==> run a: inputs <==
==> flow/design.v <==
module gainBal (
    input  wire             clk,
    input  wire             rstn,
    input  wire             din_val,
    input  wire [255:0]     din,
    input  wire [63:0]      gain,
    input  wire [31:0]      bal,
    output reg              dout_val,
    output reg  [255:0]     dout
);
reg [7:0]  gain_mem[7:0];
reg [7:0]  bal_mem[3:0];
reg [15:0] mult[0:7];
reg [47:0] quot[0:7];
integer i, j, k, l;
always @* begin
    for (l=0; l<8; l=l+1) begin
        gain_mem[l]     = gain[8*l +: 8];
        if (l < 4)
            bal_mem[l]  = bal[8*l +: 8];
    end
end
always @(posedge clk or negedge rstn) begin
    if (!rstn) begin
        for (i=0; i<8; i=i+1) begin
            mult[i] <= 16'd0;
        end
    end
    else begin
        for (i=0; i<4; i=i+1) begin
            mult[2*i  ] <= {{8{gain_mem[2*i  ][7]}}, gain_mem[2*i  ]} * {{8{~bal_mem[i][7]}}, ~bal_mem[i]};
            mult[2*i+1] <= {{8{gain_mem[2*i+1][7]}}, gain_mem[2*i+1]} * {{8{ bal_mem[i][7]}},  bal_mem[i]};
        end
    end
end
always @(posedge clk or negedge rstn) begin
    if (!rstn) begin
        dout_val    <= 1'b0;
        for (j=0; j<8; j=j+1) begin
            quot[j] <= 48'd0;
        end
    end
    else begin
        dout_val    <= din_val;
        for (j=0; j<8; j=j+1) begin
            quot[j] <= {16'd0, din[32*j +:32]} * {{32{mult[j][15]}}, mult[j]};
        end
    end
end
always @* begin
    for (k=0; k<8; k=k+1) begin
        dout[32*k +:32] = quot[k][47:16];
    end
end
endmodule
==> flow/run.sh <==
#!/bin/bash
# the make line also repeats each setting of config.mk as NAME=value (left out here)
make -C /OpenROAD-flow-scripts/flow DESIGN_CONFIG=/design/flow/config.mk WORK_HOME=/design/flow/orfs CLKGATE_MAP_FILE= finish
==> flow/config.mk <==
export PLATFORM = sky130hd
export DESIGN_NAME = gainBal
export DESIGN_NICKNAME = gainBal
export VERILOG_FILES = /design/flow/design.v
export SDC_FILE = /design/flow/constraint.sdc
export NUM_CORES = 4
export LEC_CHECK = 0
export CAP_MARGIN = 20
export CORE_MARGIN = 2
export CORE_UTILIZATION = 50
export GPL_ROUTABILITY_DRIVEN = 0
export HOLD_SLACK_MARGIN = 0.21
export MIN_ROUTING_LAYER = met2
export SLEW_MARGIN = 35
==> flow/constraint.sdc <==
create_clock -name core_clock -period 9.0 [get_ports {clk}]
set_input_delay 1.8000 -clock core_clock [delete_from_list [all_inputs] [get_ports {clk}]]
set_output_delay 1.8000 -clock core_clock [all_outputs]
set_load 0.01 [all_outputs]
==> run b: changes against run a <==
- ABC_AREA: unset -> 0
- CAP_MARGIN: 20 -> 5
- CELL_PAD_IN_SITES_GLOBAL_PLACEMENT: unset -> 0
- CORE_ASPECT_RATIO: unset -> 0.94
- CORE_UTILIZATION: 50 -> 72
- CTS_CLUSTER_SIZE: unset -> 40
- GPL_ROUTABILITY_DRIVEN: 0 -> 1
- HOLD_SLACK_MARGIN: 0.21 -> 0.29
- MIN_ROUTING_LAYER: met2 -> unset
- PLACE_DENSITY: unset -> 0.64
- SETUP_SLACK_MARGIN: unset -> -0.36
- TNS_END_PERCENT: unset -> 85
==> flow/constraint.sdc (replaced) <==
create_clock -name core_clock -period 5.2 [get_ports {clk}]
set_input_delay 1.0400 -clock core_clock [delete_from_list [all_inputs] [get_ports {clk}]]
set_output_delay 1.0400 -clock core_clock [all_outputs]
set_load 0.01 [all_outputs]
==> run c: changes against run a <==
- ABC_AREA: unset -> 1
- CORE_ASPECT_RATIO: unset -> 0.72
- CORE_UTILIZATION: 50 -> 72
- CTS_CLUSTER_DIAMETER: unset -> 376
- CTS_CLUSTER_SIZE: unset -> 100
- GPL_ROUTABILITY_DRIVEN: 0 -> unset
- HOLD_SLACK_MARGIN: 0.21 -> 0.3
- MIN_ROUTING_LAYER: met2 -> unset
- PLACE_DENSITY: unset -> 0.37
- SLEW_MARGIN: 35 -> 20
- TNS_END_PERCENT: unset -> 10
==> flow/constraint.sdc (replaced) <==
create_clock -name core_clock -period 4.7 [get_ports {clk}]
set_input_delay 0.9400 -clock core_clock [delete_from_list [all_inputs] [get_ports {clk}]]
set_output_delay 0.9400 -clock core_clock [all_outputs]
set_load 0.01 [all_outputs]
==> comparison <==
- Run a completed with no timing, DRC or antenna violations. Run b finished with negative setup slack left. Run c failed in 5_1_grt, error GRT-0232.
- The highest die area belongs to run a, the lowest to run b.
- In run b the worst setup slack is lower than in run a, by 2.1 ns.
- Of run a and run b, run a has the higher via count (gap 22%, measured against run b).
- Of run b and run a, run a has the higher clock skew (gap 0.020 ns).
- In run b the final cell count is higher than in run a, by 1.8%.
- Against run a, the critical path depth of run b is higher by 3.
==> figures <==
| metric | run c | run b | run a |
|---|---|---|---|
| Tightest hold margin | - | 0.757 ns | 0.988 ns |
| Area of the placeable core | 236000 µm² | 217000 µm² | 312000 µm² |
| Setup Slack @ Placement | -2.14 ns | -2.66 ns | -0.0735 ns |
| Number of warnings in the stage logs | - | 33 | 27 |
| Max-Cap Viols | - | 0 | 0 |
| ClkCell Share | - | 1.10% | 1.18% |
| Worst reg2reg startpoint | - | mult[2][4]$_DFF_PN0_ | mult[5][6]$_DFF_PN0_ |
| Run status | stopped before the end | failed layout checks | timing/DRC/antenna clean |
| Stage where the flow stopped | 5_1_grt | - | - |
| Layout check failures | - | negative setup slack | - |
| Average via count per standard cell | - | 5.51 | 6.86 |
| Hold Fails Final Rpt | - | 0 | 0 |
| Buffer share of cell area | - | 13.9% | 6.18% |
| Element type at the critical path start | - | input pin | input pin |
| Post-layout utilization of the core | - | 87.6% | 55.3% |
| Logic depth of the worst path, buffers included | - | 27 | 24 |
| CTS tree | - | built | built |
| Critical path capture point | - | quot[2][40]$_DFF_PN0_ | quot[5][42]$_DFF_PN0_ |
